--- flow/config.mk ---
export PLATFORM = sky130hd
export DESIGN_NAME = core_top
export DESIGN_NICKNAME = core_top
export VERILOG_FILES = /design/flow/design.v
export SDC_FILE = /design/flow/constraint.sdc
export NUM_CORES = 4
export LEC_CHECK = 0
export ABC_AREA = 1
export CAP_MARGIN = 40
export CELL_PAD_IN_SITES_GLOBAL_PLACEMENT = 3
export CORE_ASPECT_RATIO = 1.82
export CORE_MARGIN = 5
export CORE_UTILIZATION = 29
export CTS_CLUSTER_DIAMETER = 185
export GPL_ROUTABILITY_DRIVEN = 1
export MAX_ROUTING_LAYER = met5
export MIN_ROUTING_LAYER = met1
export SETUP_SLACK_MARGIN = 0.51
export SLEW_MARGIN = 40
export TNS_END_PERCENT = 50
--- flow/constraint.sdc ---
create_clock -name core_clock -period 5.94 [get_ports {clk}]
set_input_delay 1.1880 -clock core_clock [delete_from_list [all_inputs] [get_ports {clk}]]
set_output_delay 1.1880 -clock core_clock [all_outputs]
set_load 0.01 [all_outputs]
--- flow/design.v ---
module Core (clk, addr_to_sram, read_data_sram, write_data, write_enable, sram_req, rom_req, addr_rom, read_data_rom, sram_op_done, clr, reg_write_enable, reg_read_index_1, reg_read_index_2, reg_write_index, reg_write_data, reg_read_data_1, reg_read_data_2);
	input clk, clr, sram_op_done;  
	output reg[18:0] addr_to_sram;
	output reg[17:0] addr_rom;  
	input[7:0] read_data_sram, read_data_rom;  
	output reg write_enable, sram_req, rom_req;  
	output reg[7:0] write_data;  
	output reg reg_write_enable;
	output reg[3:0] reg_read_index_1, reg_read_index_2, reg_write_index;
	output reg[18:0] reg_write_data;
	input[18:0] reg_read_data_1, reg_read_data_2;
	parameter ADD = 5'b00000;
	parameter SUB = 5'b00001;
	parameter CMP = 5'b00010;
	parameter AND = 5'b00011;
	parameter OR = 5'b00100;
	parameter XOR = 5'b00101;
	parameter MOV = 5'b00110;
	parameter BLT = 5'b00111;
	parameter BLTE = 5'b01000;
	parameter LOAD = 5'b01001;
	parameter STORE = 5'b01010;
	parameter JR = 5'b01011;
	parameter BE = 5'b01100;
	parameter BNE = 5'b01101;
	parameter SHIFTLI = 5'b01110;
	parameter SHIFTRI = 5'b01111;
	parameter INC = 5'b11111;
	parameter ADDI = 5'b10000;
	parameter SUBI = 5'b10001;
	parameter CMPI = 5'b10010;
	parameter ANDI = 5'b10011;
	parameter ORI = 5'b10100;
	parameter XORI = 5'b10101;
	parameter MOVI = 5'b10110;
	parameter LOADI = 5'b10111;
	parameter STOREI = 5'b11000;
	parameter JA = 5'b11001;
	parameter BEI = 5'b11010;
	parameter BNEI = 5'b11011;
	parameter BLTI = 5'b11100;
	parameter BLTEI = 5'b11101;
	parameter JS = 5'b11110;	
	parameter FETCH1 = 0;
	parameter DECODE1 = 1;
	parameter FETCH2 = 2;
	parameter DECODE2 = 3;
	parameter FETCH3 = 15;
	parameter DECODE3 = 16;
	parameter FETCH4 = 17;
	parameter DECODE4 = 18;
	parameter OPERATION = 4;
	parameter BRANCH = 5;
	parameter LOADSTATE = 6;
	parameter STORESTATE = 7;
	parameter I_OPERATION = 8;
	parameter I_BRANCH = 9;
	parameter I_LOAD = 10;
	parameter I_STORE = 11;
	parameter I_STORE2 = 19;
	parameter LOADSTATE2 = 12;
	parameter I_LOAD2 = 13;
	parameter STORESTATE2 = 14;
	reg[4:0] state; 
	reg[17:0] PC; 
	reg neg_flag; 
	reg zero_flag; 
	reg[4:0] OPCODE; 
	reg[19:0] immd; 
	reg load_sram; 
	always @ (*) begin
		addr_rom = 19'd0;
		sram_req = 1'b0;
		write_enable = 0;
		reg_write_data = 0;
		write_data = 0;
		reg_write_enable = 0;
		rom_req = 0;
		addr_to_sram = 0;
			if(state == FETCH1) begin
				rom_req = 1'b1;
				addr_rom = PC;
			end
			else if(state == DECODE1) begin
			end
			else if(state == FETCH2) begin
				rom_req = 1;
				addr_rom = PC;
			end
			else if(state == DECODE2) begin
			end
			if(state == FETCH3) begin
				rom_req = 1;
				addr_rom = PC;
			end
			else if(state == DECODE3) begin
			end
			else if(state == FETCH4) begin
				rom_req = 1;
				addr_rom = PC;
			end
			else if(state == DECODE4) begin
			end
			else if(state == OPERATION) begin
				reg_write_enable = 1'b1;
				case(OPCODE)
					ADD: begin
							reg_write_data = reg_read_data_1 + reg_read_data_2;
					end
					SUB: begin
							reg_write_data = reg_read_data_1 - reg_read_data_2;
					end
					CMP: begin
							reg_write_data = reg_read_data_1 - reg_read_data_2;
					end
					AND: begin
							reg_write_data = reg_read_data_1 & reg_read_data_2;
					end
					OR: begin
							reg_write_data = reg_read_data_1 | reg_read_data_2;
					end
					XOR: begin
							reg_write_data = reg_read_data_1 ^ reg_read_data_2;
					end
					MOV: begin
							reg_write_data = reg_read_data_2;
					end
					SHIFTLI: begin
							reg_write_data = reg_read_data_1 << reg_read_index_2;
					end
					SHIFTRI: begin
							reg_write_data = reg_read_data_1 >> reg_read_index_2;
					end
					INC: begin
							reg_write_data = reg_read_data_1 + 1'b1;
					end
				endcase
				if(OPCODE == CMP) begin
					reg_write_enable = 1'b0;
				end
			end
			else if(state == I_BRANCH) begin
				if(OPCODE == JS) begin
						reg_write_data = PC;  
						reg_write_enable = 1;
				end
			end
			else if(state == LOADSTATE) begin
				if(reg_read_data_2 <= 20'hF)
					sram_req = 1'b1;
				else
					rom_req = 1;
				addr_to_sram = {reg_read_data_2};  
				addr_rom = {reg_read_data_2};
			end
			else if(state == LOADSTATE2) begin
				reg_write_data = load_sram ? read_data_sram : read_data_rom;  
				reg_write_enable = 1;
			end
			else if(state == I_LOAD) begin
				if(immd <= 20'hF)
					sram_req = 1'b1;
				else
					rom_req = 1;
				addr_to_sram = {immd};
				addr_rom = {immd};
			end
			else if(state == I_LOAD2) begin
				reg_write_data = load_sram ? read_data_sram : read_data_rom;  
				reg_write_enable = 1;
			end
			else if(state == STORESTATE) begin
				sram_req = 1'b1;
				write_enable = 1;
				addr_to_sram = {reg_read_data_2};
				write_data = reg_read_data_1[7:0];
			end 
			else if(state == I_STORE) begin
				sram_req = 1'b1;
				addr_to_sram = {immd};
				write_data = reg_read_data_1[7:0];
				write_enable = 1;
			end
			else if(state == I_OPERATION) begin
				reg_write_enable = 1'b1;
				case(OPCODE)
					ADDI: begin
							reg_write_data = reg_read_data_1 + immd;
					end
					SUBI:begin
							reg_write_data = reg_read_data_1 - immd;
					end
					CMPI: begin
							reg_write_data = reg_read_data_1 - immd;
					end
					ANDI: begin
							reg_write_data = reg_read_data_1 & immd;
					end
					ORI: begin
							reg_write_data = reg_read_data_1 | immd;
					end
					XORI: begin
							reg_write_data = reg_read_data_1 ^ immd;
					end
					MOVI: begin
							reg_write_data = immd;
					end
				endcase
				if(OPCODE == CMPI) begin
					reg_write_enable = 1'b0;
				end
			end
	end
	always @ (posedge clk or negedge clr) begin
			if(~clr) begin
				state <= FETCH1;
				PC <= 0;
			end
			else if(state == FETCH1) begin
				state <= DECODE1;
				PC <= PC + 1'b1;
			end
			else if(state == DECODE1) begin
				OPCODE <= read_data_rom[7:3];
				state <= FETCH2;
			end
			else if(state == FETCH2) begin
				state <= DECODE2;
				PC <= PC + 1'b1;
			end
			else if(state == DECODE2) begin
					reg_read_index_1 <= read_data_rom[7:4];	
					reg_read_index_2 <= read_data_rom[3:0];
					reg_write_index <= read_data_rom[7:4];
					immd[19:16] <= read_data_rom[3:0];
					if(OPCODE == INC || OPCODE <= MOV || OPCODE == SHIFTLI || OPCODE == SHIFTRI) begin
						state <= OPERATION;
					end
					else if(OPCODE[4] == 1'b1) begin
						state <= FETCH3;
					end
					else if(OPCODE == LOAD) begin
						state <= LOADSTATE;
					end
					else if(OPCODE == STORE) begin
						state <= STORESTATE;
					end
					else begin
						state <= BRANCH;
					end
			end
			else if(state == FETCH3) begin
				state <= DECODE3;
				PC <= PC + 1'b1;
			end
			else if(state == DECODE3) begin
				state <= FETCH4;
				immd[15:8] <= read_data_rom;
			end
			else if(state == FETCH4) begin
				state <= DECODE4;
				PC <= PC + 1'b1;
			end
			else if(state == DECODE4) begin
				immd[7:0] <= read_data_rom;
				if(OPCODE <= MOVI) 
					state <= I_OPERATION;
				else if(OPCODE == LOADI)
					state <= I_LOAD;
				else if(OPCODE == STOREI)
					state <= I_STORE;
				else begin
					if(OPCODE == JS) 
						reg_write_index <= 4'd3;
					state <= I_BRANCH;
				end
			end
			else if(state == OPERATION || state == I_OPERATION) begin
				if(reg_write_data == 0) begin
					zero_flag <= 1; 
				end
				else begin
					zero_flag <= 0;
				end
				if(reg_write_data[18] == 1'b1) begin
					neg_flag <= 1;
				end
				else begin
					neg_flag <= 0;
				end
				state <= FETCH1;
			end
			else if(state == BRANCH) begin
				case(OPCODE)
					BLT: begin
						if(neg_flag) 
							PC <= reg_read_data_1;
					end
					BLTE: begin
						if(neg_flag || zero_flag) 
							PC <= reg_read_data_1;
					end
					JR: begin
						PC <= reg_read_data_1;
					end
					BE: begin
						if(zero_flag)
							PC <= reg_read_data_1;
					end
					BNE: begin
						if(!zero_flag) 
							PC <= reg_read_data_1;
					end
				endcase
				state <= FETCH1;
			end 
			else if(state == I_BRANCH) begin
				case(OPCODE)
					BLTI: begin
						if(neg_flag) 
							PC <= immd;
					end
					BLTEI: begin
						if(neg_flag || zero_flag) 
							PC <= immd;
					end
					JA: begin
						PC <= immd;
					end
					JS: begin
						PC <= immd;
					end
					BEI: begin
						if(zero_flag)
							PC <= immd;
					end
					BNEI: begin
						if(!zero_flag) 
							PC <= immd;
					end
				endcase
				state <= FETCH1;
			end
			else if(state == STORESTATE) begin
				state <= STORESTATE2;
			end
			else if(state == STORESTATE2) begin
				if(sram_op_done)
					state <= FETCH1;
				else
					state <= STORESTATE;
			end
			else if(state == I_STORE) begin
				state <= I_STORE2;
			end
			else if(state == I_STORE2) begin
				if(sram_op_done)
					state <= FETCH1;
				else
					state <= I_STORE;
			end
			else if(state == LOADSTATE) begin
				if(reg_read_data_2 <= 20'hF)
					load_sram <= 1'b1;
				else 
					load_sram <= 1'b0;
				state <= LOADSTATE2;
			end
			else if(state == LOADSTATE2) begin
				if((sram_op_done && load_sram) || ~load_sram)
					state <= FETCH1;
				else 
					state <= LOADSTATE;
			end
			else if(state == I_LOAD) begin
				if(immd <= 20'hF)
					load_sram <= 1'b1;
				else
					load_sram <= 1'b0;
				state <= I_LOAD2;
			end
			else if(state == I_LOAD2) begin
				if((sram_op_done && load_sram) || ~load_sram)
					state <= FETCH1;
				else
					state <= I_LOAD;
			end
	end
endmodule
module Register_File (clk,
					  we,
					  read_index_1,
					  read_index_2,
					  write_index,
					  write_data,
					  read_data_1,
					  read_data_2);
	input clk, we;
	input[3:0] read_index_1, read_index_2, write_index;
	input[18:0] write_data;
	output reg[18:0] read_data_1, read_data_2;
	reg [15:0] sp;
	reg [15:0] fp;
	reg [18:0] ra;
	reg [18:0] a0;
	reg [18:0] a1;
	reg [15:0] m0;
	reg [15:0] m1;
	reg [15:0] rv;
	reg [15:0] v0;
	reg [15:0] v1;
	reg [15:0] p0;
	reg [15:0] p1;
	reg [15:0] p2;
	reg [15:0] p3;
	reg [15:0] p4;
	always@(*) 
	begin
		case(read_index_1)
			0: read_data_1 = 0;
			1: read_data_1 = sp;
			2: read_data_1 = fp;
			3: read_data_1 = ra;
			4: read_data_1 = a0;
			5: read_data_1 = a1;
			6: read_data_1 = m0;
			7: read_data_1 = m1;
			8: read_data_1 = rv;
			9: read_data_1 = v0;
			10: read_data_1 = v1;
			11: read_data_1 = p0;
			12: read_data_1 = p1;
			13: read_data_1 = p2;
			14: read_data_1 = p3;
			15: read_data_1 = p4;
		endcase
	end
	always@(*) 
	begin
		case(read_index_2)
			0: read_data_2 = 0;
			1: read_data_2 = sp;
			2: read_data_2 = fp;
			3: read_data_2 = ra;
			4: read_data_2 = a0;
			5: read_data_2 = a1;
			6: read_data_2 = m0;
			7: read_data_2 = m1;
			8: read_data_2 = rv;
			9: read_data_2 = v0;
			10: read_data_2 = v1;
			11: read_data_2 = p0;
			12: read_data_2 = p1;
			13: read_data_2 = p2;
			14: read_data_2 = p3;
			15: read_data_2 = p4;
		endcase
	end
	always@(posedge clk)begin
		if(we) begin
			case(write_index)
				1: sp <= write_data;
				2: fp <= write_data;
				3: ra <= write_data;
				4: a0 <= write_data;
				5: a1 <= write_data;
				6: m0 <= write_data;
				7: m1 <= write_data;
				8: rv <= write_data;
				9: v0 <= write_data;
				10: v1 <= write_data;
				11: p0 <= write_data;
				12: p1 <= write_data;
				13: p2 <= write_data;
				14: p3 <= write_data;
				15: p4 <= write_data;
		endcase
	end
	end
endmodule
module core_top (
	input clk,
	input clr,
	output rom_req,
	output [17:0] rom_addr,
	input [7:0] rom_data,
	output sram_req,
	output sram_we,
	output [18:0] sram_addr,
	output [7:0] sram_wdata,
	input [7:0] sram_rdata,
	input sram_done
	);
	wire reg_write_enable;
	wire[3:0] reg_read_index_1, reg_read_index_2, reg_write_index;
	wire[18:0] reg_write_data, reg_read_data_1, reg_read_data_2;
	Core _Core(.clk(clk),
			   .addr_to_sram(sram_addr),
			   .read_data_sram(sram_rdata),
			   .write_data(sram_wdata),
			   .write_enable(sram_we),
			   .sram_req(sram_req),
			   .rom_req(rom_req),
			   .addr_rom(rom_addr),
			   .read_data_rom(rom_data),
			   .sram_op_done(sram_done),
			   .clr(clr),
			   .reg_write_enable(reg_write_enable),
			   .reg_read_index_1(reg_read_index_1),
			   .reg_read_index_2(reg_read_index_2),
			   .reg_write_index(reg_write_index),
			   .reg_write_data(reg_write_data),
			   .reg_read_data_1(reg_read_data_1),
			   .reg_read_data_2(reg_read_data_2));
	Register_File _RegisterFile(.clk(clk),
							    .we(reg_write_enable),
							    .read_index_1(reg_read_index_1),
							    .read_index_2(reg_read_index_2),
							    .write_index(reg_write_index),
							    .write_data(reg_write_data),
							    .read_data_1(reg_read_data_1),
							    .read_data_2(reg_read_data_2));
endmodule
--- flow/run.sh ---
#!/bin/bash
# the make line also repeats each setting of config.mk as NAME=value (left out here)
make -C /OpenROAD-flow-scripts/flow DESIGN_CONFIG=/design/flow/config.mk WORK_HOME=/design/flow/orfs CLKGATE_MAP_FILE= finish
==> job_summary.md, run 1 <==
## Synthesis and layout report

| Metric | Value |
|---|---|
| WHS Endpoint | `_Core.state[15]$_DFF_PN0_` |
| Fraction of synthesis flops using an asynchronous set or reset pin | `between 10% and 20%` |
| Worst r2r src | `_Core.reg_read_index_1[0]$_DFFE_PP_` |
| Crit Path Category | `reg -> out` |
| Area grow syn2layout | `23.9%` |
| CP required | `4.75 ns` |
| Net Sw Frac | `a little under half` |
| Gpl congestion | `1.07` |
| Slowest cell delay on critical path | `~0.44 ns` |
| Unique cell types | `57` |
| Remaining Overflow, GRT | `0` |
| Comb. pwr | `~0.005 W` |
| Design area | `approximately 30000 um2` |
| Initial antenna violation count | `3` |
| Area reported by Yosys stat | `24300 um2` |
| Hold WC Path Type | `reg -> reg` |
| CTS HTree Levels | `2` |
| Final Critical Period | `5.44 ns` |
| Seq/Total Area, Yosys | `39.2%` |
| Reg-to-reg endpoint | `_Core.zero_flag$_DFFE_PP_` |
| Area fraction in xor and xnor cells | `1.16%` |
| Area fraction in compound gates | `about an eighth` |
| EDFF count, synth | `285` |
| Seq group | `0.00288 W` |
| DRC viols | `0` |
| Slew @ Worst Pin | `just under 0.9 ns` |
| Dominant combinational family | `simple AND/OR/NAND/NOR gates` |
| RSZ-0062 raised after global routing | `true` |
| Syn avg cell area | `7.11 um2` |
| GRT Util Overall | `~33%` |
| Top power group | `combinational cells` |
| First-pass GRT wire length | `210 mm` |
| Largest net degree at the start of global routing | `40` |
| Post-synth top area cell | `edfxtp_1` |
| Hold path depth | `0` |
| Post-Route WL | `154 mm` |
| Max Fclk | `0.184 GHz` |
| Yosys simple share | `33.7%` |
| # nets final | `3846` |
| VDD IR-drop max | `between 0.3 and 0.4 mV` |
| Mux frac, synth | `0%` |
| Crit path depth | `22` |
| Ys flops | `323` |
| Pre-Place Util | `29.2%` |
| Crit end category | `output pin` |
| CP dominant cell by count | `nand2_1` |
| Total power | `0.0102 W` |
| DR iter-0 viols | `2107` |
| Sequential share of power | `28.2%` |
| Die height | `400 um` |
| Longest Clk Path Bufs | `3` |
| Arr. time, crit path | `4.25 ns` |
| Post-CTS Hold Buffers | `0` |
| Cell area leaders | `edfxtp_1, nand2_1, nor2_1` |
| P_clk | `roughly 0.0023 W` |
| FF-to-FF setup slack | `0.66 ns` |
| DR WL/cell | `~32 um` |
| CP Buf/Inv Count | `6` |
| Slowest cell on crit path | `edfxtp_1` |
| P_leak | `~13 nW` |
| Vias/cell | `~5.5` |
| Worst Setup SP | `_Core.reg_read_index_2[2]$_DFFE_PP_` |
| Worst hold start | `_Core.state[5]$_DFF_PN0_` |
| Drt first pass iters | `7` |
| Stage-log warning count | `71` |
| Clk pin slew, worst setup/hold paths | `roughly 0.070 ns` |
| Top-area cell share | `between 30% and 40%` |
| Synth Net Count | `3547` |
| Post-synth top cells | `nand2_1, nor2_1, edfxtp_1` |
| Gate count after technology mapping | `3409` |
| Synth Flop Type | `edfxtp_1` |
| Pwr/cell area | `340 nW/um2` |
| Internal | `0.00550 W` |
| Delay-heaviest family, CP | `simple AND/OR/NAND/NOR gates` |
| Worst Setup EP | `rom_req` |
| Setup TNS | `0 ns` |
| Core area | `just over 80000 um2` |
| Clock power frac | `between 20% and 30%` |
| Yosys stat cell total | `between 3000 and 4000` |
| Port bufs | `between 60 and 70` |
| Yosys warns | `2` |
| Final setup margin | `between 0.4 and 0.5 ns` |
| Status | `finished clean` |
| R2R depth | `29` |
| Number of routed nets with antenna violations | `0` |
| DP Area | `28200 um2` |
| Place WS | `-0.109 ns` |
| NetSw | `0.00471 W` |
| Period Utilization, post-route | `91.6%` |
| CTS Root Buffer Type | `clkbuf_16` |
| Critical path fanouts, max | `7` |
| # IOs | `67` |
| Post-synthesis cell area | `roughly 24000 um2` |
| Hold Violations, Final | `0` |
| Chip Area | `89800 um2` |
| Max_cap viols | `0` |
| Final setup skew | `0.0575 ns` |
| Finish-stage setup viols | `0` |
| Vias | `between 20000 and 30000` |
| Gate power share | `49.8%` |
| Vias in the first global route | `26900` |
| Top-count cell post-synth | `nand2_1` |
| DP Wirelength | `about 120 mm` |
| # rows | `roughly 140` |
| Num CTS Buffers | `35` |
| Clk sinks | `roughly 320` |
| Startpoint Class | `register` |
| CP cell instances | `buf_4 > nand2_4 > buf_6 > nor2_4 > buf_4 > nand2_1 > nand2_1 > nor2_1 > nand2_1 > nor2_4 > nand2_2 > inv_1 > nand3_1 > a31oi_4 > nand4_1 > nand2_2 > nand2_1 > nand2_1 > inv_2 > o21ai_2 > a21oi_1 > dlygate4sd2_1` |
| Adder Area Share | `6.20%` |
| Latency at later pin | `roughly 0.6 ns` |
| Slew Limit Fails | `0` |
| Rel. slew slack | `40.7%` |
| Chip width | `224 um` |
| CTS tree | `done` |
[what timing repair did]
| item | 4_1_cts | 5_1_grt |
|---|---|---|
| pin swaps | 6 | 18 |
| setup buffers | 15 | 20 |
| gates resized | 48 | 68 |
| hold endpoints to repair | 0 | 0 |
| setup endpoints to repair | 156 | 193 |
[metrics by stage]
step	std cells	hold WS (ns)	utilization (%)
after CTS	4799	0.389	35.6
after detailed placement	4722	0.374	33.9
after global routing	4820	0.400	36.1
after floorplan	3409	0.352	-
after global placement	4722	0.365	33.9
final	4824	0.381	36.1
[cell type report]
| cell class | instances | area [um2] |
|---|---|---|
| Fill cell | 9089 | 53200 |
| Multi-Input combinational cell | 2674 | 13700 |
| Sequential cell | 323 | 9510 |
| Timing Repair Buffer | 381 | 3270 |
| Tap cell | 1087 | 1360 |
| Inverter | 293 | 1110 |
| Clock buffer | 46 | 937 |
| Clock inverter | 16 | 171 |
| Antenna cell | 4 | 10.0 |
[per-layer routing]
metal	routed length, um	GRT usage (%)	up-vias
met5	0	0	-
met2	81300	62.9	1101
li1	-	-	12100
met1	50300	32.5	12900
met3	6880	3.84	434
met4	15400	25.9	0
==> run 2: changes to the inputs <==
ABC_AREA = 0   (was 1)
CAP_MARGIN = 30   (was 40)
CORE_MARGIN = 2   (was 5)
CORE_UTILIZATION = 37   (was 29)
CTS_CLUSTER_DIAMETER = 48   (was 185)
MAX_ROUTING_LAYER = not set   (was met5)
PLACE_DENSITY = 0.8   (was not set)
SLEW_MARGIN = 20   (was 40)
TNS_END_PERCENT = 80   (was 50)
==> run 2 against run 1 <==
Net effect:
- the layout now fails its checks (negative setup slack)
- core utilization up 12 points
- synthesized area up 2.0%
- die area down 23%
- cell count down 18%
==> job_summary.md, run 2 <==
## Synthesis and layout report

| Metric | Value |
|---|---|
| R2R depth | `25` |
| FF-to-FF setup slack | `-0.35 ns` |
| DR iter-0 viols | `between 2000 and 3000` |
| CP dominant cell by count | `or4_1` |
| Area reported by Yosys stat | `24700 um2` |
| Post-CTS Hold Buffers | `0` |
| # nets final | `3214` |
| Synth Flop Type | `edfxtp_1` |
| Post-synthesis cell area | `24700 um2` |
| Number of routed nets with antenna violations | `0` |
| Post-synth top area cell | `edfxtp_1` |
| GRT Util Overall | `44.1%` |
| Delay-heaviest family, CP | `simple AND/OR/NAND/NOR gates` |
| Worst Setup EP | `_Core.zero_flag$_DFFE_PP_` |
| Placed cells | `3840` |
| Clk sinks | `323` |
| DP Wirelength | `121 mm` |
| Final setup margin | `-0.346 ns` |
| Seq/Total Area, Yosys | `38.4%` |
| Slew Limit Fails | `0` |
| Drt first pass iters | `6` |
| CTS Root Buffer Type | `clkbuf_16` |
| Layout check fault list | `negative setup slack` |
| Slowest cell delay on critical path | `0.52 ns` |
| First-pass GRT wire length | `211 mm` |
| # rows | `128` |
| EDFF count, synth | `285` |
| Pre-Place Util | `37.1%` |
| Worst r2r src | `_Core.reg_read_index_2[2]$_DFFE_PP_` |
| Synth Net Count | `approximately 2800` |
| Unique cell types | `96` |
| CTS HTree Levels | `2` |
| Longest Clk Path Bufs | `3` |
| Final Critical Period | `approximately 6.3 ns` |
| Slowest cell on crit path | `edfxtp_1` |
| DR WL/cell | `a little under 40 um` |
| Hold path depth | `0` |
| Post-Route WL | `155 mm` |
| Yosys simple share | `17.0%` |
| Dominant combinational family | `AND-OR/OR-AND gates` |
| Sequential share of power | `36.3%` |
| Startpoint Class | `register` |
| Vias in the first global route | `26700` |
| DRC viols | `0` |
| Core area | `66600 um2` |
| Stage-log warning count | `~70` |
| Fraction of synthesis flops using an asynchronous set or reset pin | `a little under an eighth` |
| P_clk | `0.00260 W` |
| Post-synth top cells | `edfxtp_1, a21oi_1, nand2_1` |
| Clock power frac | `between 30% and 40%` |
| Gate count after technology mapping | `2659` |
| Period Utilization, post-route | `106%` |
| Clk pin slew, worst setup/hold paths | `0.07 ns` |
| Largest net degree at the start of global routing | `41` |
| RSZ-0062 raised after global routing | `true` |
| Cell area leaders | `edfxtp_1, ha_1, a21oi_1` |
| Vias/cell | `6.72` |
| Reg-to-reg endpoint | `_Core.zero_flag$_DFFE_PP_` |
| Status | `failed layout checks` |
| Place WS | `-0.533 ns` |
| Yosys stat cell total | `2659` |
| Top power group | `sequential cells` |
| Hold WC Path Type | `reg -> reg` |
| Ys flops | `323` |
| Remaining Overflow, GRT | `0` |
| Seq group | `around 0.0028 W` |
| WHS Endpoint | `_Core.state[5]$_DFF_PN0_` |
| Finish-stage setup viols | `5` |
| Worst hold start | `_Core.state[10]$_DFF_PN0_` |
| Num CTS Buffers | `40` |
| DP Area | `29600 um2` |
| # IOs | `67` |
| Latency at later pin | `0.66 ns` |
| Total power | `between 0.007 and 0.008 W` |
| Area fraction in compound gates | `25.2%` |
| Vias | `between 20000 and 30000` |
| Initial antenna violation count | `3` |
| Gate power share | `between 20% and 30%` |
| CP Buf/Inv Count | `3` |
| Worst Setup SP | `_Core.reg_read_index_2[2]$_DFFE_PP_` |
| Port bufs | `between 60 and 70` |
| Crit path depth | `25` |
| Area grow syn2layout | `29.3%` |
| Comb. pwr | `around 0.0023 W` |
| Rel. slew slack | `between 15 and 20%` |
| Top-area cell share | `34.6%` |
| Crit end category | `register` |
| Max_cap viols | `0` |
| Crit Path Category | `reg -> reg` |
| CP required | `6.39 ns` |
| Net Sw Frac | `a little over a third` |
| Slew @ Worst Pin | `1.22 ns` |
| Chip Area | `69100 um2` |
| Top-count cell post-synth | `edfxtp_1` |
| Final setup skew | `0.0431 ns` |
| Syn avg cell area | `9.31 um2` |
| Mux frac, synth | `5.65%` |
| Design area | `approximately 32000 um2` |
| Yosys warns | `2` |
| Internal | `0.00485 W` |
| Die height | `353 um` |
| NetSw | `between 0.002 and 0.003 W` |
| Critical path fanouts, max | `4` |
| P_leak | `12.2 nW` |
| Max Fclk | `roughly 0.16 GHz` |
| Chip width | `about 200 um` |
| Adder Area Share | `6.08%` |
| Area fraction in xor and xnor cells | `2.26%` |
| CTS tree | `done` |
| Hold Violations, Final | `0` |
| VDD IR-drop max | `0.259 mV` |
| Gpl congestion | `1.09` |
| Fin cells | `3957` |
| Hold slack | `0.431 ns` |
| Arr. time, crit path | `6.73 ns` |
| Pwr/cell area | `between 200 and 250 nW/um2` |
## run 2: what timing repair did
action | CTS | global route
buffers inserted | 10 | 22
pin swaps | 19 | 12
cloned | 0 | 5
setup endpoints to repair | 103 | 119
hold endpoints to repair | 0 | 0
resized | 89 | 81
## run 2: per-layer routing
metal / GRT usage [%] / part of all wire, %
met5: 0 / 0
met4: 49.0 / 14
met3: 9.11 / 6.8
met2: 76.8 / 49
met1: 40.3 / 30
## run 2: layout make-up
| type | instances | area, um2 |
|---|---|---|
| inverters | 93 | 352 |
| clock inverters | 30 | 323 |
| well taps | 845 | 1060 |
| fillers | 6434 | 34600 |
| diodes | 4 | 10.0 |
| flip-flops and latches | 323 | 9510 |
| repair buffers | 588 | 5030 |
| multi-input cells | 2030 | 14700 |
| clock buffers | 44 | 1060 |
## run 2: per-stage QoR
step / utilization [%] / setup TNS (ns)
final: 48.0 / -1.07
after global routing: 48.0 / -2.20
after CTS: 47.1 / -0.578
after detailed placement: 44.4 / -2.13
after global placement: 44.4 / -2.29
after floorplan: - / -0.216
==> run 3: changes to the inputs <==
ABC_AREA = not set   (was 0)
CAP_MARGIN = 20   (was 30)
CELL_PAD_IN_SITES_GLOBAL_PLACEMENT = not set   (was 3)
CORE_ASPECT_RATIO = not set   (was 1.82)
CORE_UTILIZATION = 58   (was 37)
CTS_CLUSTER_DIAMETER = not set   (was 48)
GPL_ROUTABILITY_DRIVEN = not set   (was 1)
MIN_ROUTING_LAYER = not set   (was met1)
PLACE_DENSITY = not set   (was 0.8)
SETUP_SLACK_MARGIN = -0.63   (was 0.51)
TNS_END_PERCENT = not set   (was 80)
clock period = 6.74 ns   (was 5.94 ns; I/O delays follow)
==> run 3 against run 2 <==
Net effect:
- core utilization grew 20 points
- synthesized cell count is the same
- critical path type unchanged
- the layout still fails its checks (negative setup slack)
- register-to-register slack gained 0.14 ns
- wire length shrank 19%
- count of clock-buffer cells in the layout shrank 8
- critical path depth shrank 2
- global-route usage grew 12 points
- design area shrank 11%
- via count grew 1.2%
- flip-flop count is the same
- setup slack gained 0.14 ns
- cell count shrank 14%
==> job_summary.md, run 3 <==
## Synthesis and layout report

| Metric | Value |
|---|---|
| Worst r2r src | `_Core.reg_read_index_2[2]$_DFFE_PP_` |
| Startpoint Class | `register` |
| Number of routed nets with antenna violations | `0` |
| Pre-Place Util | `58.9%` |
| Comb. pwr | `about 0.0017 W` |
| Slowest cell delay on critical path | `approximately 0.63 ns` |
| Hold Violations, Final | `0` |
| FILL cells | `3293` |
| CP required | `7.17 ns` |
| Fraction of synthesis flops using an asynchronous set or reset pin | `11.8%` |
| CP dominant cell by count | `or4_1` |
| Chip Area | `44300 um2` |
| Worst hold start | `_Core.state[10]$_DFF_PN0_` |
| CP Buf/Inv Count | `4` |
| Crit Path Category | `reg -> reg` |
| Hold WC Path Type | `reg -> reg` |
| NetSw | `0.00217 W` |
| Post-synthesis cell area | `24700 um2` |
| Vias in the first global route | `25400` |
| Core area | `42000 um2` |
| Gate power share | `27.4%` |
| Finish-stage setup viols | `2` |
| Post-synth top cells | `edfxtp_1, a21oi_1, nand2_1` |
| Vias/cell | `7.95` |
| # rows | `75` |
| FF-to-FF setup slack | `-0.21 ns` |
| Status | `failed layout checks` |
| Remaining Overflow, GRT | `0` |
| Synth Flop Type | `edfxtp_1` |
| Area fraction in xor and xnor cells | `2.26%` |
| Synth Net Count | `2797` |
| Critical path fanouts, max | `27` |
| DR iter-0 viols | `5571` |
| Reg-to-reg endpoint | `_Core.zero_flag$_DFFE_PP_` |
| Pwr/cell area | `214 nW/um2` |
| Design area | `28400 um2` |
| Max_cap viols | `0` |
| Setup bufs post-CTS | `0` |
| Clk sinks | `roughly 320` |
| DR WL/cell | `around 37 um` |
| Yosys stat cell total | `2659` |
| WHS Endpoint | `_Core.state[5]$_DFF_PN0_` |
| Seq group | `0.00244 W` |
| Slowest cell on crit path | `a2111oi_1` |
| Sequential share of power | `40.1%` |
| # nets final | `2946` |
| Longest Clk Path Bufs | `3` |
| Clk pin slew, worst setup/hold paths | `0.07 ns` |
| Total power | `0.00609 W` |
| P_clk | `slightly below 0.002 W` |
| Period Utilization, post-route | `103%` |
| Gate count after technology mapping | `2659` |
| Delay-heaviest family, CP | `simple AND/OR/NAND/NOR gates` |
| Crit end category | `register` |
| Latency at later pin | `roughly 0.6 ns` |
| Mux frac, synth | `between 5 and 6%` |
| Area reported by Yosys stat | `24700 um2` |
| DP Wirelength | `between 80 and 90 mm` |
| Num CTS Buffers | `36` |
| Arr. time, crit path | `7.38 ns` |
| Initial antenna violation count | `12` |
| Top power group | `sequential cells` |
| Post-synth top area cell | `edfxtp_1` |
| Hold slack | `0.424 ns` |
| Die height | `211 um` |
| Final setup skew | `0.0337 ns` |
| Top-count cell post-synth | `edfxtp_1` |
| Area grow syn2layout | `15.0%` |
| Max Fclk | `0.144 GHz` |
| Layout check fault list | `negative setup slack` |
| Chip width | `211 um` |
| Placed cells | `3309` |
| CP cell instances | `buf_12 > buf_4 > mux2_2 > a32o_1 > nor4_1 > and2_0 > buf_4 > inv_1 > o31ai_1 > xnor2_1 > nor2_1 > ha_1 > and3_1 > o21a_1 > a2111oi_1 > o31ai_1 > xor2_1 > a221oi_1 > a21oi_2 > or4_1 > or4_1 > or4_1 > nor4_2` |
| Drt first pass iters | `15` |
| Clock power frac | `32.5%` |
| Stage-log warning count | `69` |
| Slew Limit Fails | `0` |
| Unique cell types | `96` |
| CTS tree | `done` |
| Adder Area Share | `under 10%` |
| Fin cells | `~3400` |
| Post-Route WL | `125 mm` |
| CTS HTree Levels | `2` |
| Internal | `0.00393 W` |
| Port bufs | `66` |
| Worst Setup EP | `_Core.zero_flag$_DFFE_PP_` |
| CTS Root Buffer Type | `clkbuf_16` |
| EDFF count, synth | `285` |
| # IOs | `67` |
| P_leak | `~11 nW` |
| Syn avg cell area | `9.31 um2` |
| R2R depth | `23` |
| DP Area | `27300 um2` |
| Area fraction in compound gates | `25.2%` |
| First-pass GRT wire length | `about 180 mm` |
| Net Sw Frac | `35.5%` |
| Slew @ Worst Pin | `1.24 ns` |
| Final Critical Period | `6.95 ns` |
| Seq/Total Area, Yosys | `38.4%` |
| GRT Util Overall | `55.8%` |
| Ys flops | `323` |
| Vias | `26900` |
| Final core occ | `67.7%` |
| Top-area cell share | `34.6%` |
| Gpl congestion | `1.14` |
| Hold path depth | `0` |
| Yosys simple share | `17.0%` |
| Cell area leaders | `edfxtp_1, ha_1, a21oi_1` |
| VDD IR-drop max | `0.294 mV` |
| Post-CTS Hold Buffers | `0` |
| Yosys warns | `2` |
| Dominant combinational family | `AND-OR/OR-AND gates` |
| Largest net degree at the start of global routing | `between 50 and 60` |
| Worst Setup SP | `_Core.reg_read_index_2[2]$_DFFE_PP_` |
| Crit path depth | `23` |
| Rel. slew slack | `17.1%` |
| DRC viols | `0` |
| Final setup margin | `-0.210 ns` |
==> run 3: area by class of cell <==
| class | instances | area, um2 | area share [%] |
|---|---|---|---|
| Antenna cell | 9 | 22.5 | 0.0792 |
| Clock buffer | 36 | 901 | 3.17 |
| Clock inverter | 30 | 238 | 0.836 |
| Inverter | 93 | 349 | 1.23 |
| Multi-Input combinational cell | 2030 | 14000 | 49.3 |
| Sequential cell | 323 | 9510 | 33.4 |
| Tap cell | 539 | 674 | 2.37 |
| Timing Repair Buffer | 324 | 2720 | 9.55 |
==> run 3: repair_timing <==
| item | in CTS | in global routing |
|---|---|---|
| setup endpoints to repair | 0 | 1 |
| hold endpoints to repair | 0 | 0 |
| gates resized | 0 | 4 |
==> run 3: routing by layer <==
metal,routed length (um),track usage [%],part of all wire (%),vias up
met4,14600,49.1,12,4
met1,39300,63.6,32,12400
met2,50000,79.7,40,2898
met3,20500,24.3,16,1004
li1,-,-,-,10600
met5,55,0,0.044,-
==> run 3: per-stage QoR <==
stage / setup TNS, ns / worst slack (ns)
global placement: 0 / 0.0373
global route: -3.38 / -0.566
floorplan: -0.140 / -0.140
detailed placement: -0.165 / -0.165
CTS: -0.215 / -0.215
finish: -0.293 / -0.210
==> run 4: changes to the inputs <==
CELL_PAD_IN_SITES_DETAIL_PLACEMENT = 1   (was not set)
CORE_UTILIZATION = 72   (was 58)
CTS_CLUSTER_DIAMETER = 154   (was not set)
HOLD_SLACK_MARGIN = 0.24   (was not set)
PLACE_DENSITY = 0.6   (was not set)
SETUP_SLACK_MARGIN = not set   (was -0.63)
SLEW_MARGIN = 10   (was 20)
clock period = 9.0 ns   (was 6.74 ns; I/O delays follow)
==> run 4 against run 3 <==
Net effect:
- the flow now stops in detailed placement
- synthesized cell count is the same
- die area shrank 19%
- synthesized area is the same
==> job_summary.md, run 4 <==
### Metrics collected by this job

| Metric | Value |
|---|---|
| Status | `stopped before the end` |
| Stopped at | `detailed placement` |
| Run Error | `[ERROR DPL-0033] detailed placement checks failed during check placement.` |
| Synth Net Count | `~2800` |
| Cell area leaders | `edfxtp_1, ha_1, a21oi_1` |
| Ys flops | `roughly 320` |
| Top-count cell post-synth | `edfxtp_1` |
| # IOs | `approximately 67` |
| Yosys simple share | `17.0%` |
| Chip Area | `35900 um2` |
| Area fraction in xor and xnor cells | `between 2 and 2.5%` |
| Gate count after technology mapping | `roughly 2700` |
| Chip width | `approximately 190 um` |
| Area fraction in compound gates | `25.2%` |
| Synth Flop Type | `edfxtp_1` |
| Core area | `33700 um2` |
| Port bufs | `66` |
| EDFF count, synth | `285` |
| Gpl congestion | `approximately 1.4` |
| # rows | `67` |
| Post-synthesis cell area | `24700 um2` |
| Dominant combinational family | `AND-OR/OR-AND gates` |
| Unique cell types | `96` |
| Syn avg cell area | `9.31 um2` |
| Yosys stat cell total | `2659` |
| Pre-Place Util | `about three quarters` |
| Die height | `189 um` |
| Top-area cell share | `34.6%` |
| Post-synth top cells | `edfxtp_1, a21oi_1, nand2_1` |
| Seq/Total Area, Yosys | `38.4%` |
| Mux frac, synth | `5.65%` |
| Adder Area Share | `6.08%` |
| Post-synth top area cell | `edfxtp_1` |
| Fraction of synthesis flops using an asynchronous set or reset pin | `between 10% and 20%` |
| Yosys warns | `2` |
| Area reported by Yosys stat | `24700 um2` |
## run 4: metrics by stage
stage	power [W]	area, um2	hold WS [ns]
after floorplan	0.00247	24700	0.352
after global placement	0.00286	25800	0.407
==> run 5: changes to the inputs <==
CELL_PAD_IN_SITES_DETAIL_PLACEMENT = not set   (was 1)
CORE_UTILIZATION = 61   (was 72)
CTS_CLUSTER_DIAMETER = not set   (was 154)
HOLD_SLACK_MARGIN = not set   (was 0.24)
SLEW_MARGIN = 20   (was 10)
clock period = 8.57 ns   (was 9.0 ns; I/O delays follow)
==> run 5 against run 4 <==
Net effect:
- now clean on timing, DRC and antenna
- die area rose by 18%
- synthesized area unchanged
- synthesized cell count stayed put
==> job_summary.md, run 5 <==
## Synthesis and layout report

| Metric | Value |
|---|---|
| Drt first pass iters | `12` |
| RSZ-0062 raised after global routing | `false` |
| FF-to-FF setup slack | `0.58 ns` |
| Final setup margin | `just over 0.5 ns` |
| Longest Clk Path Bufs | `3` |
| Gate count after technology mapping | `2659` |
| Synth Net Count | `2797` |
| Adder Area Share | `6.08%` |
| Seq group | `0.00193 W` |
| Syn avg cell area | `approximately 9.3 um2` |
| CTS HTree Levels | `2` |
| Reg-to-reg endpoint | `_Core.zero_flag$_DFFE_PP_` |
| WHS Endpoint | `_Core.state[5]$_DFF_PN0_` |
| Worst hold start | `_Core.state[10]$_DFF_PN0_` |
| Arr. time, crit path | `6.34 ns` |
| # nets final | `2832` |
| Post-synthesis cell area | `24700 um2` |
| Top-count cell post-synth | `edfxtp_1` |
| Vias/cell | `8.29` |
| R2R depth | `20` |
| CP cell instances | `buf_4 > buf_4 > mux2i_1 > a211oi_1 > a211o_1 > a221oi_2 > inv_1 > nor4_1 > and4_1 > a31oi_1 > a2111oi_0 > clkdlybuf4s50_1` |
| # IOs | `67` |
| DR WL/cell | `38.3 um` |
| Slew @ Worst Pin | `~1.3 ns` |
| Latency at later pin | `0.61 ns` |
| Vias | `27000` |
| Pre-Place Util | `62.0%` |
| GRT Util Overall | `59.8%` |
| Yosys stat cell total | `around 2700` |
| Stage-log warning count | `69` |
| Clk sinks | `between 300 and 400` |
| DP Area | `26300 um2` |
| P_clk | `around 0.0017 W` |
| Clock power frac | `34.2%` |
| Comb. pwr | `0.00127 W` |
| Post-synth top cells | `edfxtp_1, a21oi_1, nand2_1` |
| Slew Limit Fails | `0` |
| Crit path depth | `12` |
| Max_cap viols | `0` |
| Yosys warns | `2` |
| Remaining Overflow, GRT | `0` |
| Gpl congestion | `1.18` |
| Design area | `27700 um2` |
| Unique cell types | `96` |
| Net Sw Frac | `35.6%` |
| Gate power share | `26.1%` |
| Chip width | `~200 um` |
| Core area | `39900 um2` |
| Post-CTS Hold Buffers | `0` |
| CTS tree | `done` |
| Port bufs | `66` |
| Die height | `205 um` |
| Status | `finished clean` |
| Max Fclk | `0.124 GHz` |
| Rel. slew slack | `12.7%` |
| Number of routed nets with antenna violations | `0` |
| Slowest cell delay on critical path | `~0.75 ns` |
| Pwr/cell area | `176 nW/um2` |
| First-pass GRT wire length | `179 mm` |
| Finish-stage setup viols | `0` |
| Worst Setup EP | `sram_req` |
| Area fraction in xor and xnor cells | `2.26%` |
| Final Critical Period | `between 8 and 9 ns` |
| Mux frac, synth | `under 10%` |
| Ys flops | `about 320` |
| Area fraction in compound gates | `25.2%` |
| Crit Path Category | `reg -> out` |
| DRC viols | `0` |
| Setup bufs post-CTS | `0` |
| Top power group | `sequential cells` |
| Top-area cell share | `between 30% and 40%` |
| Delay-heaviest family, CP | `AND-OR/OR-AND gates` |
| VDD IR-drop max | `0.198 mV` |
| Worst r2r src | `_Core.reg_read_index_2[1]$_DFFE_PP_` |
| Hold Violations, Final | `0` |
| Synth Flop Type | `edfxtp_1` |
| Seq/Total Area, Yosys | `38.4%` |
| Sequential share of power | `39.6%` |
| Period Utilization, post-route | `94.0%` |
| Post-synth top area cell | `edfxtp_1` |
| Dominant combinational family | `AND-OR/OR-AND gates` |
| Yosys simple share | `17.0%` |
| Slowest cell on crit path | `edfxtp_1` |
| Hold path depth | `0` |
| Cell area leaders | `edfxtp_1, ha_1, a21oi_1` |
| EDFF count, synth | `285` |
| Clk pin slew, worst setup/hold paths | `0.07 ns` |
| Worst Setup SP | `_Core.reg_read_index_2[1]$_DFFE_PP_` |
| Largest net degree at the start of global routing | `81` |
| Area grow syn2layout | `11.7%` |
| Setup TNS | `0 ns` |
| Initial antenna violation count | `21` |
| Post-Route WL | `between 100 and 150 mm` |
| CP required | `6.86 ns` |
| Area reported by Yosys stat | `around 25000 um2` |
| Place WS | `0.972 ns` |
| Chip Area | `between 40000 and 50000 um2` |
| CP Buf/Inv Count | `4` |
| NetSw | `0.00174 W` |
| CTS Root Buffer Type | `clkbuf_16` |
| Num CTS Buffers | `36` |
| # rows | `73` |
| Internal | `0.00314 W` |
| Final setup skew | `about 0.030 ns` |
| DR iter-0 viols | `about 6700` |
| Vias in the first global route | `about 25000` |
| DP Wirelength | `approximately 86 mm` |
| Startpoint Class | `register` |
| Critical path fanouts, max | `16` |
| Crit end category | `output pin` |
| Fraction of synthesis flops using an asynchronous set or reset pin | `11.8%` |
| Post-CTS resize count | `0` |
| CP dominant cell by count | `buf_4` |
| Hold WC Path Type | `reg -> reg` |
| P_leak | `just over 10 nW` |
## run 5: metrics by stage
step	utilization, %	total power (W)	hold slack [ns]	std cells
detailed placement	66.0	0.00309	0.428	3180
global placement	66.0	0.00307	0.409	3180
global route	69.2	0.00494	0.458	3246
finish	69.3	0.00487	0.447	3259
CTS	69.1	0.00469	0.439	3243
floorplan	-	0.00259	0.352	2659
## run 5: area by class of cell
type | count | area [um2]
multi-input combinational | 2030 | 14100
tap | 525 | 657
antenna | 15 | 37.5
sequential | 323 | 9510
inverter | 93 | 349
clock buffer | 41 | 951
clock inverter | 22 | 283
fill | 3018 | 12300
timing repair buffer | 210 | 1800
## run 5: per-layer routing
| metal | GRT usage [%] | up-vias | share of wire [%] |
|---|---|---|---|
| met2 | 81.6 | 3181 | 39 |
| met1 | 65.6 | 12300 | 30 |
| met4 | 53.9 | 24 | 12 |
| met3 | 33.2 | 1174 | 18 |
| li1 | - | 10300 | - |
| met5 | 3.33 | - | 0.32 |
==> run 6: changes to the inputs <==
ABC_AREA = 1   (was not set)
CAP_MARGIN = 5   (was 20)
CORE_ASPECT_RATIO = 1.0   (was not set)
CORE_UTILIZATION = 57   (was 61)
CTS_CLUSTER_DIAMETER = 271   (was not set)
GPL_ROUTABILITY_DRIVEN = 0   (was not set)
MIN_ROUTING_LAYER = met1   (was not set)
PLACE_DENSITY = 0.4   (was 0.6)
SETUP_SLACK_MARGIN = -0.35   (was not set)
TNS_END_PERCENT = 70   (was not set)
clock period = 4.81 ns   (was 8.57 ns; I/O delays follow)
==> run 6 against run 5 <==
Net effect:
- now fails the layout checks on negative setup slack
- count of clock-buffer cells in the layout did not move
- cell count is 33% higher
- die area grew 4.8%
- register-to-register slack got worse by 0.92 ns
- clock power increased by 72%
- clock skew is 0.0010 ns higher
- combinational power went up to 4.9 times the previous value
- worst hold slack worse by 0.11 ns
- global-route usage fell by 8.7 points
- flip-flop count unchanged
- critical path type is now reg -> reg
- largest cell class unchanged
==> job_summary.md, run 6 <==
## Synthesis and layout report

| Metric | Value |
|---|---|
| Status | `failed layout checks` |
| Layout check fault list | `negative setup slack` |
| Rel. slew slack | `17.4%` |
| Max_cap viols | `0` |
| Final core occ | `71.3%` |
| # IOs | `~67` |
| Crit path depth | `27` |
| Top-count cell post-synth | `nand2_1` |
| Final setup skew | `0.0315 ns` |
| Worst Setup SP | `_Core.OPCODE[2]$_DFFE_PP_` |
| GRT Util Overall | `51.1%` |
| Slowest cell delay on critical path | `around 0.47 ns` |
| Seq/Total Area, Yosys | `39.2%` |
| Crit Path Category | `reg -> reg` |
| Chip width | `about 210 um` |
| Slew Limit Fails | `0` |
| Period Utilization, post-route | `107%` |
| Comb. pwr | `0.00616 W` |
| EDFF count, synth | `approximately 290` |
| Arr. time, crit path | `5.48 ns` |
| Seq group | `0.00354 W` |
| Yosys warns | `2` |
| DR WL/cell | `26.3 um` |
| Hold Violations, Final | `0` |
| Synth Flop Type | `edfxtp_1` |
| Longest Clk Path Bufs | `3` |
| Unique cell types | `around 57` |
| Syn avg cell area | `between 7 and 8 um2` |
| Latency at later pin | `0.58 ns` |
| Worst r2r src | `_Core.OPCODE[2]$_DFFE_PP_` |
| Hold slack | `roughly 0.33 ns` |
| VDD IR-drop max | `0.343 mV` |
| P_clk | `0.00287 W` |
| Sequential share of power | `28.2%` |
| Setup TNS | `-41.23 ns` |
| CP required | `5.14 ns` |
| CTS Root Buffer Type | `clkbuf_16` |
| Gate power share | `49.0%` |
| Area reported by Yosys stat | `24300 um2` |
| Post-CTS Hold Buffers | `0` |
| CTS tree | `done` |
| Gate count after technology mapping | `3409` |
| DP Wirelength | `81.8 mm` |
| Num CTS Buffers | `36` |
| Cell area leaders | `edfxtp_1, nand2_1, nor2_1` |
| Final setup margin | `-0.341 ns` |
| Top-area cell share | `35.3%` |
| Clock power frac | `between 20% and 30%` |
| Vias | `28800` |
| Fin cells | `about 4400` |
| Port bufs | `~66` |
| Initial antenna violation count | `7` |
| Area fraction in compound gates | `a little over an eighth` |
| Area fraction in xor and xnor cells | `1.16%` |
| Slowest cell on crit path | `edfxtp_1` |
| Drt first pass iters | `12` |
| Reg-to-reg endpoint | `_Core.zero_flag$_DFFE_PP_` |
| Fraction of synthesis flops using an asynchronous set or reset pin | `around an eighth` |
| Yosys stat cell total | `around 3400` |
| Post-Route WL | `114 mm` |
| CP Buf/Inv Count | `2` |
| Stage-log warning count | `70` |
| Slew @ Worst Pin | `1.24 ns` |
| Startpoint Class | `register` |
| Synth Net Count | `3547` |
| Pre-Place Util | `57.8%` |
| Yosys simple share | `33.7%` |
| Vias/cell | `6.61` |
| R2R depth | `27` |
| Hold WC Path Type | `in -> async` |
| Clk pin slew, worst setup/hold paths | `0.06 ns` |
| Vias in the first global route | `26500` |
| Final Critical Period | `~5.2 ns` |
| RSZ-0062 raised after global routing | `true` |
| Post-synth top cells | `nand2_1, nor2_1, edfxtp_1` |
| Critical path fanouts, max | `6` |
| DR iter-0 viols | `5101` |
| Clk sinks | `about 320` |
| Top power group | `combinational cells` |
| Adder Area Share | `6.20%` |
| NetSw | `roughly 0.0054 W` |
| Largest net degree at the start of global routing | `40` |
| First-pass GRT wire length | `between 150 and 200 mm` |
| Pwr/cell area | `about 420 nW/um2` |
| Area grow syn2layout | `23.3%` |
| Delay-heaviest family, CP | `simple AND/OR/NAND/NOR gates` |
| # nets final | `approximately 3900` |
| Post-synth top area cell | `edfxtp_1` |
| Die height | `between 200 and 250 um` |
| Internal | `roughly 0.007 W` |
| Mux frac, synth | `0%` |
| Chip Area | `44200 um2` |
| Number of routed nets with antenna violations | `0` |
| Max Fclk | `~0.19 GHz` |
| Core area | `41900 um2` |
| Worst Setup EP | `_Core.zero_flag$_DFFE_PP_` |
| Net Sw Frac | `43.3%` |
| Post-synthesis cell area | `24300 um2` |
| # rows | `75` |
| Remaining Overflow, GRT | `0` |
| DRC viols | `0` |
| Dominant combinational family | `simple AND/OR/NAND/NOR gates` |
| Crit end category | `register` |
| Finish-stage setup viols | `~250` |
| Ys flops | `323` |
| Placed cells | `4252` |
| FF-to-FF setup slack | `-0.34 ns` |
| CTS HTree Levels | `2` |
| P_leak | `13.7 nW` |
## run 6: area by class of cell
type / instances / area, um2
clock inverter: 22 / 255
sequential: 323 / 9510
multi-input combinational: 2674 / 13600
antenna: 5 / 12.5
clock buffer: 41 / 951
timing repair inverter: 4 / 27.5
inverter: 293 / 1130
fill: 3392 / 12000
tap: 539 / 674
timing repair buffer: 449 / 3760
## run 6: layer usage
metal / global-route usage, % / part of all wire [%]
met2: 73.9 / 40
met3: 19.8 / 16
met5: 0 / 0.036
met4: 44.0 / 12
met1: 59.3 / 32
## run 6: what timing repair did
item | 4_1_cts | 5_1_grt
setup buffers | 1 | 26
gates cloned | 0 | 4
pin swaps | 1 | 23
resized | 6 | 124
setup endpoints to repair | 33 | 219
## run 6: metrics by stage
| step | power, W | worst slack, ns | area [um2] |
|---|---|---|---|
| final | 0.0126 | -0.341 | 29900 |
| after detailed placement | 0.00907 | -0.363 | 28000 |
| after floorplan | 0.00651 | 0.469 | 24300 |
| after global placement | 0.00899 | -0.367 | 28000 |
| after global routing | 0.0130 | -0.470 | 29900 |
| after CTS | 0.0119 | -0.349 | 29300 |
==> run 7: changes to the inputs <==
CAP_MARGIN = 20   (was 5)
CORE_ASPECT_RATIO = not set   (was 1.0)
CORE_UTILIZATION = 52   (was 57)
CTS_CLUSTER_DIAMETER = not set   (was 271)
GPL_ROUTABILITY_DRIVEN = not set   (was 0)
MIN_ROUTING_LAYER = not set   (was met1)
PLACE_DENSITY = 0.41   (was 0.4)
SETUP_SLACK_MARGIN = not set   (was -0.35)
TNS_END_PERCENT = not set   (was 70)
clock period = 4.76 ns   (was 4.81 ns; I/O delays follow)
==> run 7 against run 6 <==
Net effect:
- the layout still fails its checks (negative setup slack)
- wire length is 6.6% higher
- flip-flop count unchanged
- synthesized area stayed put
- die area grew 9.4%
- register-to-register slack better by 0.15 ns
- clock skew grew 0.0023 ns
- non-clock buffer count rose by 101
- setup slack better by 0.15 ns
- sequential share of layout area shrank 1.8 points
- design area increased by 6.0%
- core utilization down 2.8 points
- critical path type unchanged
- largest power group unchanged
==> job_summary.md, run 7 <==
## Synthesis and layout report

| Metric | Value |
|---|---|
| CTS HTree Levels | `2` |
| Post-synth top area cell | `edfxtp_1` |
| Num CTS Buffers | `36` |
| Initial antenna violation count | `9` |
| NetSw | `0.00582 W` |
| Port bufs | `about 66` |
| Stage-log warning count | `71` |
| Dominant combinational family | `simple AND/OR/NAND/NOR gates` |
| Vias | `29000` |
| FF+latch area | `9510 um2` |
| Gate count after technology mapping | `3409` |
| Max_cap viols | `0` |
| Rel. slew slack | `18.6%` |
| Final setup margin | `-0.190 ns` |
| Largest net degree at the start of global routing | `40` |
| R2R depth | `38` |
| Die height | `220 um` |
| Area fraction in xor and xnor cells | `1.16%` |
| Final setup skew | `roughly 0.034 ns` |
| Slowest cell on crit path | `edfxtp_1` |
| Clk pin slew, worst setup/hold paths | `0.07 ns` |
| Clock power frac | `between 20% and 30%` |
| Logic area | `roughly 14000 um2` |
| Worst Setup SP | `_Core.reg_read_index_2[1]$_DFFE_PP_` |
| Yosys stat cell total | `between 3000 and 4000` |
| Crit end category | `register` |
| Period Utilization, post-route | `104%` |
| Crit Path Category | `reg -> reg` |
| Metal-1 WL | `40.6 mm` |
| Vias in the first global route | `26900` |
| Yosys warns | `2` |
| Synth Net Count | `~3500` |
| Latency at later pin | `between 0.5 and 0.6 ns` |
| Drt first pass iters | `9` |
| Gate power share | `51.3%` |
| Place WS | `-0.475 ns` |
| P_leak | `14.5 nW` |
| Core area | `46300 um2` |
| CP Buf/Inv Count | `8` |
| Layout check fault list | `negative setup slack` |
| Vias/cell | `6.42` |
| Max Fclk | `~0.20 GHz` |
| Net Sw Frac | `43.4%` |
| Number of routed nets with antenna violations | `0` |
| Sequential share of power | `26.8%` |
| Delay-heaviest family, CP | `simple AND/OR/NAND/NOR gates` |
| Seq/Total Area, Yosys | `about two fifths` |
| Top-area cell share | `between 30% and 40%` |
| Ys flops | `~320` |
| WL met2 | `50.9 mm` |
| Area reported by Yosys stat | `24300 um2` |
| Finish-stage setup viols | `74` |
| P_clk | `0.00294 W` |
| Synth Flop Type | `edfxtp_1` |
| Slew Limit Fails | `0` |
| Longest Clk Path Bufs | `3` |
| Area fraction in compound gates | `13.2%` |
| GRT Util Overall | `49.2%` |
| # IOs | `67` |
| # nets final | `between 4000 and 5000` |
| Setup TNS | `-4.43 ns` |
| Chip Area | `48400 um2` |
| Unique cell types | `approximately 57` |
| FF-to-FF setup slack | `-0.19 ns` |
| Top-count cell post-synth | `nand2_1` |
| CTS Root Buffer Type | `clkbuf_16` |
| Hold Violations, Final | `0` |
| VDD IR-drop max | `roughly 0.47 mV` |
| Startpoint Class | `register` |
| Pre-Place Util | `52.4%` |
| DP Wirelength | `about 89 mm` |
| RSZ-0062 raised after global routing | `true` |
| Worst Setup EP | `_Core.zero_flag$_DFFE_PP_` |
| # rows | `~80` |
| Crit path depth | `38` |
| Placed cells | `4403` |
| Fin cells | `4517` |
| EDFF count, synth | `285` |
| Remaining Overflow, GRT | `0` |
| Area grow syn2layout | `30.8%` |
| Arr. time, crit path | `5.38 ns` |
| Final Critical Period | `4.95 ns` |
| CP required | `between 5 and 6 ns` |
| Syn avg cell area | `7.11 um2` |
| Fraction of synthesis flops using an asynchronous set or reset pin | `11.8%` |
| DR iter-0 viols | `roughly 4600` |
| Highest Signal Layer | `met5` |
| Slowest cell delay on critical path | `0.42 ns` |
| First-pass GRT wire length | `172 mm` |
| Gpl congestion | `around 1.1` |
| Comb. pwr | `about 0.007 W` |
| CTS tree | `done` |
| Worst r2r src | `_Core.reg_read_index_2[1]$_DFFE_PP_` |
| Post-Route WL | `roughly 120 mm` |
| Clk sinks | `323` |
| Chip width | `220 um` |
| Top power group | `combinational cells` |
| Post-synthesis cell area | `between 20000 and 25000 um2` |
| DR WL/cell | `26.9 um` |
| Post-CTS Hold Buffers | `0` |
| Pwr/cell area | `423 nW/um2` |
| Met3 WL post-DR | `about 17 mm` |
| Cell area leaders | `edfxtp_1, nand2_1, nor2_1` |
| Hold WC Path Type | `in -> async` |
| Reg-to-reg endpoint | `_Core.zero_flag$_DFFE_PP_` |
| Seq group | `0.00359 W` |
| Adder Area Share | `between 6 and 7%` |
| Mux frac, synth | `0%` |
| Post-synth top cells | `nand2_1, nor2_1, edfxtp_1` |
| FILL cells | `3827` |
| Yosys simple share | `33.7%` |
| DRC viols | `0` |
| Internal | `roughly 0.0076 W` |
| Critical path fanouts, max | `5` |
| Status | `failed layout checks` |
| Slew @ Worst Pin | `1.21 ns` |
==> run 7: per-stage QoR <==
stage	power, W	cell area (um2)	hold slack (ns)	utilization [%]
final	0.0134	31700	0.328	68.6
after global routing	0.0138	31700	0.346	68.6
after CTS	0.0125	30600	0.324	66.1
after detailed placement	0.00951	28900	0.383	62.6
after global placement	0.00943	28900	0.369	62.6
after floorplan	0.00658	24300	0.352	-
==> run 7: cell type report <==
cell class | instances | share of cell area, %
Antenna cell | 3 | 0.0237
Clock buffer | 39 | 2.91
Clock inverter | 27 | 0.974
Inverter | 293 | 3.56
Multi-Input combinational cell | 2674 | 44.7
Sequential cell | 323 | 30.0
Tap cell | 607 | 2.39
Timing Repair Buffer | 550 | 15.5
Timing Repair inverter | 1 | 0.0237
==> run 7: metal layers <==
metal  global-route usage [%]  up-vias
li1                         -    12400
met1                     57.1    13200
met2                     74.5     2556
met3                     17.0      797
met4                     37.5       10
met5                     1.35        -
==> run 7: what timing repair did <==
action,4_1_cts,5_1_grt
resized,86,266
setup buffers,15,29
endpoints found under the setup margin,163,232
pin swaps,23,88
gates cloned,0,1
==> run 8: changes to the inputs <==
CORE_ASPECT_RATIO = 0.53   (was not set)
CORE_MARGIN = 8   (was 2)
CORE_UTILIZATION = 45   (was 52)
CTS_CLUSTER_SIZE = 59   (was not set)
GPL_TIMING_DRIVEN = 0   (was not set)
HOLD_SLACK_MARGIN = 0.15   (was not set)
MIN_ROUTING_LAYER = met2   (was not set)
PLACE_DENSITY = not set   (was 0.41)
PLACE_DENSITY_LB_ADDON = 0.03   (was not set)
SETUP_SLACK_MARGIN = 4.15   (was not set)
SLEW_MARGIN = 0   (was 20)
TNS_END_PERCENT = 30   (was not set)
clock period = 15.2 ns   (was 4.76 ns; I/O delays follow)
==> run 8 against run 7 <==
Net effect:
- the run now fails in global routing
- synthesized area is the same
- die area grew 28%
- synthesized cell count is the same
==> job_summary.md, run 8 <==
### Metrics collected by this job

| Metric | Value |
|---|---|
| Syn avg cell area | `7.11 um2` |
| CTS Root Buffer Type | `clkbuf_16` |
| Port bufs | `66` |
| DP Area | `around 26000 um2` |
| Post-CTS Hold Buffers | `0` |
| GRT Util Overall | `82.3%` |
| Top-count cell post-synth | `nand2_1` |
| Chip width | `roughly 330 um` |
| Top-area cell share | `a little over a third` |
| Area fraction in xor and xnor cells | `1.16%` |
| Chip Area | `62000 um2` |
| Ys flops | `323` |
| Post-synth top area cell | `edfxtp_1` |
| Gate count after technology mapping | `3409` |
| Status | `stopped before the end` |
| Longest Clk Path Bufs | `3` |
| Remaining Overflow, GRT | `approximately 2700` |
| Place WS | `7.35 ns` |
| Setup bufs post-CTS | `0` |
| Synth Net Count | `3547` |
| Num CTS Buffers | `34` |
| Synth Flop Type | `edfxtp_1` |
| Cell area leaders | `edfxtp_1, nand2_1, nor2_1` |
| Seq/Total Area, Yosys | `between 30 and 40%` |
| Post-synth top cells | `nand2_1, nor2_1, edfxtp_1` |
| Fraction of synthesis flops using an asynchronous set or reset pin | `11.8%` |
| Mux frac, synth | `0%` |
| Post-synthesis cell area | `roughly 24000 um2` |
| Dominant combinational family | `simple AND/OR/NAND/NOR gates` |
| Unique cell types | `57` |
| Clk sinks | `323` |
| # rows | `62` |
| Gpl congestion | `1.46` |
| Area fraction in compound gates | `roughly an eighth` |
| Yosys simple share | `33.7%` |
| EDFF count, synth | `roughly 290` |
| Core area | `53700 um2` |
| DP Wirelength | `107 mm` |
| Pre-Place Util | `45.2%` |
| CTS HTree Levels | `2` |
| Stopped at | `global routing` |
| Run Error | `[ERROR GRT-0116] Global routing finished with congestion. Check the congestion regions in the DRC Viewer.` |
| Post-CTS resize count | `0` |
| Yosys warns | `2` |
| Adder Area Share | `6.20%` |
| # IOs | `67` |
| Area reported by Yosys stat | `approximately 24000 um2` |
| Yosys stat cell total | `roughly 3400` |
| Die height | `185 um` |
[run 8: stage by stage]
stage          hold WS (ns)  instances
4_1_cts               0.380       4296
3_5_place_dp          0.364       4234
3_3_place_gp          0.369       4211
2_1_floorplan         0.352       3409
[run 8: routing by layer]
| metal | global-route usage (%) | GRT overflow |
|---|---|---|
| met3 | 113 | 2489 |
| met5 | 90.9 | 176 |
| met4 | 44.1 | 25 |
| met1 | - | - |
| met2 | 76.0 | 31 |
==> run 9: changes to the inputs <==
ABC_AREA = not set   (was 1)
CORE_ASPECT_RATIO = not set   (was 0.53)
CORE_MARGIN = 2   (was 8)
CORE_UTILIZATION = 71   (was 45)
CTS_CLUSTER_DIAMETER = 57   (was not set)
CTS_CLUSTER_SIZE = not set   (was 59)
GPL_TIMING_DRIVEN = not set   (was 0)
HOLD_SLACK_MARGIN = not set   (was 0.15)
MIN_ROUTING_LAYER = not set   (was met2)
PLACE_DENSITY = 0.6   (was not set)
PLACE_DENSITY_LB_ADDON = not set   (was 0.03)
SETUP_SLACK_MARGIN = 1.5   (was 4.15)
SLEW_MARGIN = 20   (was 0)
TNS_END_PERCENT = not set   (was 30)
clock period = 5.85 ns   (was 15.2 ns; I/O delays follow)
==> run 9 against run 8 <==
Net effect:
- the flow again stops in global routing
- synthesized cell count is 22% lower
- die area is 41% lower
- synthesized area is 2.0% higher
==> job_summary.md, run 9 <==
### Metrics collected by this job

| Metric | Value |
|---|---|
| Num CTS Buffers | `36` |
| # IOs | `67` |
| DP Wirelength | `just over 80 mm` |
| CTS Root Buffer Type | `clkbuf_16` |
| Longest Clk Path Bufs | `3` |
| Yosys warns | `2` |
| Area reported by Yosys stat | `24700 um2` |
| Gpl congestion | `1.38` |
| Synth Flop Type | `edfxtp_1` |
| Top-area cell share | `34.6%` |
| Chip width | `191 um` |
| Top-count cell post-synth | `edfxtp_1` |
| Adder Area Share | `6.08%` |
| Core area | `roughly 34000 um2` |
| Stopped at | `global routing` |
| EDFF count, synth | `about 290` |
| Gate count after technology mapping | `2659` |
| Port bufs | `between 60 and 70` |
| Ys flops | `323` |
| # rows | `68` |
| Clk sinks | `323` |
| Remaining Overflow, GRT | `42` |
| Post-synth top cells | `edfxtp_1, a21oi_1, nand2_1` |
| Post-synth top area cell | `edfxtp_1` |
| Pre-Place Util | `71.8%` |
| Die height | `191 um` |
| Run Error | `[ERROR GRT-0116] Global routing finished with congestion. Check the congestion regions in the DRC Viewer.` |
| Unique cell types | `96` |
| CTS HTree Levels | `2` |
| Fraction of synthesis flops using an asynchronous set or reset pin | `11.8%` |
| Yosys simple share | `17.0%` |
| Area fraction in compound gates | `roughly a quarter` |
| GRT Util Overall | `75.8%` |
| Synth Net Count | `2797` |
| Chip Area | `36400 um2` |
| Mux frac, synth | `under 10%` |
| Dominant combinational family | `AND-OR/OR-AND gates` |
| Area fraction in xor and xnor cells | `2.26%` |
| Post-synthesis cell area | `24700 um2` |
| Status | `stopped before the end` |
| Seq/Total Area, Yosys | `~38%` |
| Syn avg cell area | `9.31 um2` |
| Cell area leaders | `edfxtp_1, ha_1, a21oi_1` |
| Post-CTS Hold Buffers | `0` |
| Yosys stat cell total | `2659` |
run 9: layer usage:
| metal | global-route usage [%] | GRT overflow |
|---|---|---|
| met2 | 89.7 | 12 |
| met1 | 78.0 | 0 |
| met3 | 62.6 | 2 |
| met4 | 71.8 | 28 |
| met5 | 32.7 | 0 |
run 9: timing repair:
action / CTS
pin swaps: 46
endpoints found under the setup margin: 295
cloned: 5
gates resized: 156
setup buffers: 19
run 9: per-stage QoR:
stage                     std cells  power (W)  setup WS [ns]  cell area [um2]  setup TNS, ns
after floorplan                2659    0.00383         -0.256            25000         -0.256
after global placement         3304    0.00459         -0.229            27900         -0.229
after detailed placement       3304    0.00465         -0.293            27900         -0.514
after CTS                      3394    0.00704         -0.111            30000         -0.111
Power is estimated from default activity; no workload was simulated.
